Setup of run 1:
## adc_mul
module adc_mul                   
(
    input  logic         clk_i,                                                
    input  logic         rst_i,                                                
    input  logic [11:0]  x_i,                                                  
    input  logic [11:0]  y_i,                                                  
    input  logic [11:0]  z_i,                                                  
    output logic [11:0]  fp_o                                                  
);
Size: about 8,300 cells after synthesis, ~150 flip-flops, about 50 I/O pins, about 0.054 sq mm of cells after synthesis.
make LEC_CHECK=0 ABC_AREA=1 CAP_MARGIN=20 CELL_PAD_IN_SITES_DETAIL_PLACEMENT=1 CORE_ASPECT_RATIO=1.48 CORE_MARGIN=10 CORE_UTILIZATION=18 GPL_ROUTABILITY_DRIVEN=0 GPL_TIMING_DRIVEN=0 PLACE_DENSITY_LB_ADDON=0.06 SETUP_SLACK_MARGIN=-2.0 SLEW_MARGIN=0 finish   # period 117.0 ns
run.sh (not shown) runs the stock make flow with config.mk's settings and CLKGATE_MAP_FILE=.
Run 1 was carried through to the last stage, and its layout satisfied the timing, DRC and antenna checks.
#### Input delta (run 2 over run 1)
==> flow/config.mk <==
export PLATFORM = sky130hd
export DESIGN_NAME = adc_mul
export DESIGN_NICKNAME = adc_mul
export VERILOG_FILES = /design/flow/design.v
export SDC_FILE = /design/flow/constraint.sdc
export NUM_CORES = 4
export LEC_CHECK = 0
export CAP_MARGIN = 20
export CORE_MARGIN = 2
export CORE_UTILIZATION = 58
export SLEW_MARGIN = 20
==> flow/constraint.sdc <==
create_clock -name core_clock -period 50.2 [get_ports {clk_i}]
set_input_delay 10.0400 -clock core_clock [delete_from_list [all_inputs] [get_ports {clk_i}]]
set_output_delay 10.0400 -clock core_clock [all_outputs]
set_load 0.01 [all_outputs]
[summary]
- Of run 1 and run 2, just one finished clean: run 1.
- Run 2 finished all stages; however, its layout fails the closing checks, the failures being setup timing.
- Diff run 1 -> run 2: worst hold slack level, post-layout period usage of the worst path rose by 84 points, final design instance area without fill now larger, initial antenna violation count higher.
- Area after synthesis shrinks by a little under 10% when moving from run 1 to run 2.
- Diff run 1 -> run 2 | global-route wire length before repair | decrease of about 17%
- In run 2, cell count after synthesis is lower than in run 1.
- Looking at share of cell area taken by flip-flops and latches, run 2 sits below run 1.
- Of run 1 and run 2, run 2 shows the lower time the worst path needs with I/O delays and setup, with run 1 above it.
Modified inputs, run 3 compared to run 2
--- a/flow/config.mk
+++ b/flow/config.mk
@@ -7,5 +7,5 @@
 export LEC_CHECK = 0
-export CAP_MARGIN = 20
+export CAP_MARGIN = 15
 export CORE_MARGIN = 2
-export CORE_UTILIZATION = 58
+export CORE_UTILIZATION = 72
 export SLEW_MARGIN = 20
==> flow/constraint.sdc <==
create_clock -name core_clock -period 80.5 [get_ports {clk_i}]
set_input_delay 16.1000 -clock core_clock [delete_from_list [all_inputs] [get_ports {clk_i}]]
set_output_delay 16.1000 -clock core_clock [all_outputs]
set_load 0.01 [all_outputs]
==> comparison <==
As the logs show, run 3 stopped at clock tree synthesis after a tool error, so it never reached the end of the flow. The final report for run 2 shows a completed flow and a layout that fails verification, specifically setup timing. Compare run 3 and run 2 | core region area higher: run 2. Changes observed in run 3 relative to run 2: total cell area reported by yosys after synthesis closely matched the old numbers, die area decreased by 0.017 sq mm relative to the old numbers, height of the die decreased by about 10% relative to the old numbers, setup slack after placement increased by 25.95 ns relative to the old numbers. Number of standard-cell rows in the floorplan in run 3 is 11 below run 2. Run 3 against run 2; placed instance area is down by a few percent.
The following lists how run 4 was set up differently from run 3:
--- a/flow/config.mk
+++ b/flow/config.mk
@@ -7,5 +7,5 @@
 export LEC_CHECK = 0
-export CAP_MARGIN = 15
+export CAP_MARGIN = 20
 export CORE_MARGIN = 2
-export CORE_UTILIZATION = 72
+export CORE_UTILIZATION = 40
 export SLEW_MARGIN = 20
==> flow/constraint.sdc <==
create_clock -name core_clock -period 95.0 [get_ports {clk_i}]
set_input_delay 19.0000 -clock core_clock [delete_from_list [all_inputs] [get_ports {clk_i}]]
set_output_delay 19.0000 -clock core_clock [all_outputs]
set_load 0.01 [all_outputs]
[summary]
As far as synthesized cell count goes, run 4 and run 3 are indistinguishable; the numbers are identical. Run 4 ends up with higher post-placement setup slack than run 3 does. Between run 3 and run 4, the effective utilization at floorplan is higher for run 3. Min number of placed instances with taps included across run 3 and run 4: run 4. Comparing run 3 and run 4, the higher floorplan die height was measured on run 4. The higher area of the chip came out of run 4. Of run 3 and run 4, only run 3 never reached the final stage.
## Diff of input files: run 5 against run 4
--- a/flow/config.mk
+++ b/flow/config.mk
@@ -9,3 +9,3 @@
 export CORE_MARGIN = 2
-export CORE_UTILIZATION = 40
+export CORE_UTILIZATION = 58
 export SLEW_MARGIN = 20
==> flow/constraint.sdc <==
create_clock -name core_clock -period 81.2 [get_ports {clk_i}]
set_input_delay 16.2400 -clock core_clock [delete_from_list [all_inputs] [get_ports {clk_i}]]
set_output_delay 16.2400 -clock core_clock [all_outputs]
set_load 0.01 [all_outputs]
[summary]
Nothing crashed in run 5 and all stages finished; the problem is that the final layout failed, the offending checks being setup timing.
First-pass GRT wire length: run 5 > run 4
Re design area: run 4 and run 5 aren't equal, and the higher value belongs to run 5.
[compare] base=run 4 new=run 5: met3 global-route usage has increased; number of standard cells in the final layout excluding fillers shows an increase of 16%.
For run 6, these inputs were changed with respect to run 5:
--- a/flow/config.mk
+++ b/flow/config.mk
@@ -7,5 +7,6 @@
 export LEC_CHECK = 0
+export ABC_AREA = 1
 export CAP_MARGIN = 20
 export CORE_MARGIN = 2
-export CORE_UTILIZATION = 58
+export CORE_UTILIZATION = 72
 export SLEW_MARGIN = 20
==> flow/constraint.sdc <==
create_clock -name core_clock -period 106.0 [get_ports {clk_i}]
set_input_delay 21.2000 -clock core_clock [delete_from_list [all_inputs] [get_ports {clk_i}]]
set_output_delay 21.2000 -clock core_clock [all_outputs]
set_load 0.01 [all_outputs]
==> results <==
Summary of run 6 over run 5: residual antenna-violating net count after detailed routing did not really move, first-pass GRT wire length went down, number of global-route vias before repair went down.
Compared to run 5, run 6 has design area 21% lower.
Looking only at maximum fanout count along the critical path, and setting everything else aside, the higher value of run 5 and run 6 goes to run 6.
Run 6 has completed all stages; timing, DRC and antenna checks passed.
Aggregate global-route resource usage in run 6 is 0.94 points lower than in run 5
